// fadd_sub
module fadd_sub(
  input logic        clk_i,
  input logic [31:0] operand_a,
  input logic [31:0] operand_b,
  output logic[31:0] result_o
);
Size: ~66 flip-flops, roughly 97 I/O pins.
make LEC_CHECK=0 CAP_MARGIN=15 CORE_MARGIN=2 CORE_UTILIZATION=72 CTS_CLUSTER_DIAMETER=28 CTS_CLUSTER_SIZE=36 MAX_ROUTING_LAYER=met5 PLACE_DENSITY_LB_ADDON=0.0 SETUP_SLACK_MARGIN=2.54 SLEW_MARGIN=35 TNS_END_PERCENT=95 finish   # period 8.75 ns
run.sh (not shown) runs the stock make flow with config.mk's settings and CLKGATE_MAP_FILE=.
The first run failed in 4_1_cts.
Then changed:
CTS_CLUSTER_DIAMETER = 45   (was 28)
CTS_CLUSTER_SIZE = 62   (was 36)
PLACE_DENSITY = 0.35   (was not set)
PLACE_DENSITY_LB_ADDON = not set   (was 0.0)
SETUP_SLACK_MARGIN = -0.12   (was 2.54)
clock period = 9.84 ns   (was 8.75 ns; I/O delays follow)
Effect:
- The changed run stopped in 5_1_grt
- die area stays the same
- synthesized area stays the same
- synthesized cell count is unchanged
Then changed:
CORE_UTILIZATION = 66   (was 72)
PLACE_DENSITY = not set   (was 0.35)
With this change the flow produced a layout that fails on negative setup slack. Die size goes up by 8.8%. Synthesized area is unchanged. Synthesized cell count is unchanged.
Then changed:
CAP_MARGIN = 20   (was 15)
CORE_UTILIZATION = 46   (was 66)
CTS_CLUSTER_DIAMETER = not set   (was 45)
CTS_CLUSTER_SIZE = not set   (was 62)
MAX_ROUTING_LAYER = not set   (was met5)
SETUP_SLACK_MARGIN = not set   (was -0.12)
SLEW_MARGIN = 20   (was 35)
TNS_END_PERCENT = not set   (was 95)
clock period = 11.7 ns   (was 9.84 ns; I/O delays follow)
What happened: With this change the flow passed the timing, DRC and antenna checks; cell count goes down by about 1.8%; wire length decreases by about 10%; worst setup slack gains 0.64 ns; clock power drops by about 13%; via count drops by about 15%; sequential cell count does not change; clock-buffer cell count goes down by 2; first-iteration DRC count is lower by 51%; design area drops by 7.4%.

## build 88
Starting RTL as in the previous note.
clock: 6.56 ns
lec_check: 0
cap_margin: 20
core_margin: 2
core_utilization: 65
setup_slack_margin: 1.69
slew_margin: 20
tns_end_percent: 5
What ended build 88 was a tool error in 5_1_grt; the run never finished.
[inputs] build 72 vs build 88
-- flow/config.mk --
<<< build 88, line 10
export CORE_UTILIZATION = 65
export SETUP_SLACK_MARGIN = 1.69
>>> build 72, line 10
export CORE_UTILIZATION = 50
export SETUP_SLACK_MARGIN = 1.89
<<< build 88, line 13
export TNS_END_PERCENT = 5
>>> build 72, line 13
==> flow/constraint.sdc <==
create_clock -name core_clock -period 6.48 [get_ports {clk_i}]
set_input_delay 1.2960 -clock core_clock [delete_from_list [all_inputs] [get_ports {clk_i}]]
set_output_delay 1.2960 -clock core_clock [all_outputs]
set_load 0.01 [all_outputs]
### Flow results
- Of build 88 and build 72, only build 88 never reached the final stage.
- Build 72: complete, dirty (negative setup slack)
- Going from build 88 to build 72, the routability-driven placement congestion ratio was found to have gone down by 23%.
- Between build 88 and build 72, the flow reports horizontal die dimension increasing by more than 10%.
- Net count of the mapped netlist: build 88 vs build 72 identical
- Compared to build 88, build 72 has cell area after placement 300 sq um higher.
- Compared with build 88, in build 72 area of the placeable core rose by 29%; count of buffers inserted at the top-level ports stayed essentially flat.
diff inputs: build 72 => build 91
-- flow/config.mk --
<<< build 72, line 10
export CORE_UTILIZATION = 50
export SETUP_SLACK_MARGIN = 1.89
>>> build 91, line 10
export CORE_UTILIZATION = 70
export CTS_CLUSTER_DIAMETER = 205
export CTS_CLUSTER_SIZE = 36
==> flow/constraint.sdc <==
create_clock -name core_clock -period 9.44 [get_ports {clk_i}]
set_input_delay 1.8880 -clock core_clock [delete_from_list [all_inputs] [get_ports {clk_i}]]
set_output_delay 1.8880 -clock core_clock [all_outputs]
set_load 0.01 [all_outputs]
Findings:
The flow ended early for build 91: it failed with a tool error in 5_1_grt. Changes observed in build 91 relative to build 72: die size moved down, post-cts repair resize count moved down. [build 91] overall die height fell 15% relative to build 72. Weighted congestion at the end of routability-driven global placement was higher in build 91 than in build 72.

onyx:
fadd_sub again, from the RTL that the note above started with.
// fadd_sub
module fadd_sub(
  input logic        clk_i,
  input logic [31:0] operand_a,
  input logic [31:0] operand_b,
  output logic[31:0] result_o
);
clock: 14.7 ns
lec_check: 0
cap_margin: 15
core_margin: 10
core_utilization: 66
cts_cluster_diameter: 166
cts_cluster_size: 99
max_routing_layer: met5
place_density: 0.61
setup_slack_margin: -1.04
slew_margin: 35
tns_end_percent: 10
#### Input delta (sierra over onyx)
- changing CORE_MARGIN from 10 to 2
- changing CORE_UTILIZATION from 66 to 47
- setting ABC_AREA to 1 for the first time
- setting CORE_ASPECT_RATIO to 0.51 for the first time
- setting GPL_TIMING_DRIVEN to 0 for the first time
- setting CELL_PAD_IN_SITES_GLOBAL_PLACEMENT to 3 for the first time
- changing PLACE_DENSITY from 0.61 to 0.73
- changing TNS_END_PERCENT from 10 to 95
- setting MIN_ROUTING_LAYER to met1 for the first time
- setting GPL_ROUTABILITY_DRIVEN to 0 for the first time
- removing CTS_CLUSTER_DIAMETER (formerly 166)
- changing SETUP_SLACK_MARGIN from -1.04 to 2.38
- changing CAP_MARGIN from 15 to 0
- changing CTS_CLUSTER_SIZE from 99 to 62
### Flow results
Count of standard-cell rows was lower in the run labelled sierra.
Diff sierra and onyx: area fraction in and, or, nand and nor cells after synthesis lower in onyx
Summary — share of synthesized area spent on multiplexers, sierra relative to onyx: lower, by 12 points.
Looking at number of distinct library cells after synthesis across sierra and onyx, the one that comes out lower is sierra.
Comparing sierra against onyx, there is no change at all in post-synth tally of flip-flops with integrated enable.
Sort sierra and onyx by yosys stat chip area, ascending, and onyx comes first.
The log for sierra ends in global placement without I/O with error GPL-0301, so the run never completed.
onyx has completed all stages; timing, DRC and antenna checks passed.
Inputs modified between sierra and nickel:
- a deleted CELL_PAD_IN_SITES_GLOBAL_PLACEMENT that had been 3
- an added HOLD_SLACK_MARGIN of 0.07
- a change of MIN_ROUTING_LAYER from met1 to met2
Notes after the runs:
For starting density of the core, sierra and nickel come out practically identical.
Chip area estimate from yosys synthesis came out exactly the same in nickel and sierra.
From nickel to sierra, area of the core did not move at all.
Re area of the die: no difference whatsoever between sierra and nickel.
Seen in the log of nickel: GRT-0116 during global routing, after which the run never completed.
| combined area of all synthesized cells | nickel vs sierra | ≈ equal |
For floorplan net count, nickel and sierra come out practically identical.
### nickel -> cedar
- swapping met2 for met1 in MIN_ROUTING_LAYER
- clearing HOLD_SLACK_MARGIN, which used to be 0.07
- swapping 0 for 15 in CAP_MARGIN
- swapping 0 for 1 in GPL_ROUTABILITY_DRIVEN
- swapping 35 for 40 in SLEW_MARGIN
- swapping 0 for 1 in GPL_TIMING_DRIVEN
- swapping 2.38 for 0.48 in SETUP_SLACK_MARGIN
- clearing PLACE_DENSITY, which used to be 0.73
- putting PLACE_DENSITY_LB_ADDON at 0.19 where nothing was set
- putting CELL_PAD_IN_SITES_GLOBAL_PLACEMENT at 3 where nothing was set
Results
cedar: it failed with a tool error in global placement without I/O, so there are no final results. As far as flop and latch count out of synthesis goes, cedar and nickel are indistinguishable; the numbers are identical. In terms of fraction of synthesis flops using an asynchronous set or reset pin, cedar and nickel differ only marginally. Placeable core region came out exactly the same in nickel and cedar. nickel -> cedar: die area delta 0, exact match. As far as synthesized cell count goes, nickel and cedar are indistinguishable; the numbers are identical. Synthesized area per cell came out exactly the same in nickel and cedar.
Power is estimated from default activity; no workload was simulated.
